== run 1 ==
==> flow/design.v <==
module multiplier #(parameter width_p="inv")
  ( input      [width_p-1:0] a_i
  , input      [width_p-1:0] b_i
  , output [(2*width_p)-1:0] c_o
  );
  assign c_o = a_i * b_i;
endmodule
module chip_top
  ( input          clk_i
  , input          reset_i
  , input          v_i
  , input  [31:0]  a_i
  , input  [31:0]  b_i
  , output         v_o
  , output [63:0]  c_o
  );
  reg        v_r, v_o_r;
  reg [31:0] a_r, b_r;
  reg [63:0] c_r;
  wire [63:0] c_n;
  multiplier #(.width_p(32)) MULT
    (.a_i(a_r)
    ,.b_i(b_r)
    ,.c_o(c_n)
    );
  always @(posedge clk_i) begin
    if (reset_i) begin
      v_r   <= 1'b0;
      v_o_r <= 1'b0;
    end else begin
      v_r   <= v_i;
      v_o_r <= v_r;
    end
    a_r <= a_i;
    b_r <= b_i;
    c_r <= c_n;
  end
  assign v_o = v_o_r;
  assign c_o = c_r;
endmodule
==> flow/config.mk <==
export PLATFORM = sky130hd
export DESIGN_NAME = chip_top
export DESIGN_NICKNAME = chip_top
export VERILOG_FILES = /design/flow/design.v
export SDC_FILE = /design/flow/constraint.sdc
export NUM_CORES = 4
export LEC_CHECK = 0
export ABC_AREA = 0
export CAP_MARGIN = 20
export CELL_PAD_IN_SITES_GLOBAL_PLACEMENT = 1
export CORE_MARGIN = 9
export CORE_UTILIZATION = 40
export CTS_CLUSTER_DIAMETER = 391
export CTS_CLUSTER_SIZE = 84
export HOLD_SLACK_MARGIN = 0.14
export MAX_ROUTING_LAYER = met5
export MIN_ROUTING_LAYER = met2
export SETUP_SLACK_MARGIN = 0.34
export SLEW_MARGIN = 20
==> flow/constraint.sdc <==
create_clock -name core_clock -period 7.5 [get_ports {clk_i}]
set_input_delay 1.5000 -clock core_clock [delete_from_list [all_inputs] [get_ports {clk_i}]]
set_output_delay 1.5000 -clock core_clock [all_outputs]
set_load 0.01 [all_outputs]
run.sh (not shown) runs the stock make flow with config.mk's settings and CLKGATE_MAP_FILE=.
Every stage of run 1 finished as expected; the final checks, on the other hand, flagged setup timing, which means the layout fails.
#### Input delta (run 2 over run 1)
- removing MAX_ROUTING_LAYER (formerly met5)
- removing SETUP_SLACK_MARGIN (formerly 0.34)
- removing MIN_ROUTING_LAYER (formerly met2)
- removing CTS_CLUSTER_SIZE (formerly 84)
- changing CORE_MARGIN from 9 to 2
- removing CELL_PAD_IN_SITES_GLOBAL_PLACEMENT (formerly 1)
- removing ABC_AREA (formerly 0)
- removing CTS_CLUSTER_DIAMETER (formerly 391)
- removing HOLD_SLACK_MARGIN (formerly 0.14)
Findings:
Across run 1 and run 2, a clean result was obtained everywhere but in run 1. Ran to the end and failed final checks on setup timing: run 1. Total wire length was higher in run 1 than in run 2. Utilization run 1 -> run 2: down. The clock skew was comparable across run 2 and run 1. The first-pass iteration count of the detailed router of run 2 is lower than that of run 1. Run 2 vs. run 1: setup slack after layout climbed 260 ps. On number of antenna diodes: between run 2 and run 1, it ends up lower for run 2.
Setup changes, run 2 to run 3
- CTS_CLUSTER_SIZE newly set to 100
- CTS_CLUSTER_DIAMETER newly set to 234
- CORE_UTILIZATION changed from 40 to 62
## What came out
Clock buffer count came out higher on run 3 than on run 2. Share of the clock period used by the worst path in run 3 is 0.26 points higher than in run 2. On run 3: final cell count is about 10% lower than what run 2 gave. The yosys synthesis chip area on run 3 is in line with that on run 2. Comparing run 2 and run 3, fraction of area in registers is higher on run 3. From run 2 to run 3 the numbers moved as follows: count of inserted tapcells down 400, die size lost 35%, global-route usage increased 13 points.
[inputs] run 4 vs run 3
- a change of CAP_MARGIN from 20 to 40
- an added TNS_END_PERCENT of 95
- a change of CORE_UTILIZATION from 62 to 71
Notes after the runs:
Run 4 finished all stages; the layout is clean. On source-to-sink clock delay at the later pin of the worst-skew pair, the lower figure sits with run 3, not run 4.

========
Setup of oak:
RTL: the design.v shown in full above, as it stands there.
Settings: LEC_CHECK=0, CAP_MARGIN=5, CORE_MARGIN=2, CORE_UTILIZATION=72, CTS_CLUSTER_DIAMETER=362, CTS_CLUSTER_SIZE=45, HOLD_SLACK_MARGIN=-0.09, MAX_ROUTING_LAYER=met4, PLACE_DENSITY_LB_ADDON=0.0, SETUP_SLACK_MARGIN=1.15, SLEW_MARGIN=40, TNS_END_PERCENT=40; clock period 4.04 ns.
Nothing crashed in oak and all stages finished; the problem is that the final layout failed, the offending checks being negative setup slack.
Inputs modified between oak and pine:
Settings: CAP_MARGIN now 40, was 5; SETUP_SLACK_MARGIN no longer set, was 1.15; MAX_ROUTING_LAYER no longer set, was met4; SLEW_MARGIN now 20, was 40; CTS_CLUSTER_SIZE no longer set, was 45; CTS_CLUSTER_DIAMETER no longer set, was 362; HOLD_SLACK_MARGIN no longer set, was -0.09; TNS_END_PERCENT no longer set, was 40; PLACE_DENSITY_LB_ADDON no longer set, was 0.0; the clock period (ns, I/O delays scaled along) now 7.27, was 4.04.
==> results <==
- In pine the implementation completed, yet the final layout does not meet the checks, the culprit being negative setup slack.
- met2 global-route usage ends up higher on oak.
- oak ended up with met4 as its topmost layer with routed signal wires; pine ended up with met5.
- The final cell count number comes out higher for oak vs pine.
- The lower number of clock buffers in the layout of pine and oak is in pine.
Modified inputs, birch compared to pine
Settings: an added SETUP_SLACK_MARGIN of -0.28; a change of the clock period (ns, I/O delays scaled along) from 7.27 to 6.86.
## What came out
Of the two values seen for capturing element of the worst setup path, c_r[60] was produced by birch and c_r[57] by pine.
When the final numbers for birch and pine were put side by side, the total wire length turned out to be greater in birch.
When the final numbers for birch and pine were put side by side, the initial antenna violation count turned out to be greater in pine.
The flow completed for birch, but it is not clean: the layout still shows negative setup slack.
From pine to birch the numbers moved as follows: width of the die flat.
Reported for birch and pine, post-synth tally of flip-flops with integrated enable turned out identical to the last digit.
birch: delay of the slowest cell on the worst path higher than pine
Final setup violation count: birch higher than pine
Relative to pine, the via count of the first global-routing pass of birch is higher by about 3%.
Looking only at cell area after placement, and setting everything else aside, the higher value of birch and pine goes to birch.
Inputs modified between birch and maple:
Settings: a deleted SETUP_SLACK_MARGIN that had been -0.28; a change of CORE_UTILIZATION from 72 to 66; a change of CAP_MARGIN from 40 to 20; a change of the clock period (ns, I/O delays scaled along) from 6.86 to 6.23.
### Flow results
Every stage of birch finished as expected; the final checks, on the other hand, flagged negative setup slack, which means the layout fails. maple ran in full, but the layout does not pass; the checks complain about negative setup slack. Global router's overall resource usage: lower on maple. Delta (maple minus birch): detailed-route vias per instance down about 3.7%.
Relative to maple, the following input files were edited for cedar:
Settings: CORE_UTILIZATION changed from 66 to 70; SETUP_SLACK_MARGIN newly set to -0.03; the clock period (ns, I/O delays scaled along) changed from 6.23 to 7.17.
==> comparison <==
- The layout from cedar, despite a flow that completed every stage, fails the layout checks, with the failing checks listed as negative setup slack.
- Pre-CTS setup slack ended up 0.66 ns higher on cedar than on maple.
- cedar ends up with a number of cells in the finished layout apart from fillers that is 161 lower than in maple.
- Summary of the comparison: delay of the slowest cell on the worst path is lower in cedar, relative to maple.
- Combinational share of cell area: cedar > maple
- cedar vs maple — fmax climbed slightly
- NOTE die extent in x maple->cedar decreased by a few percent
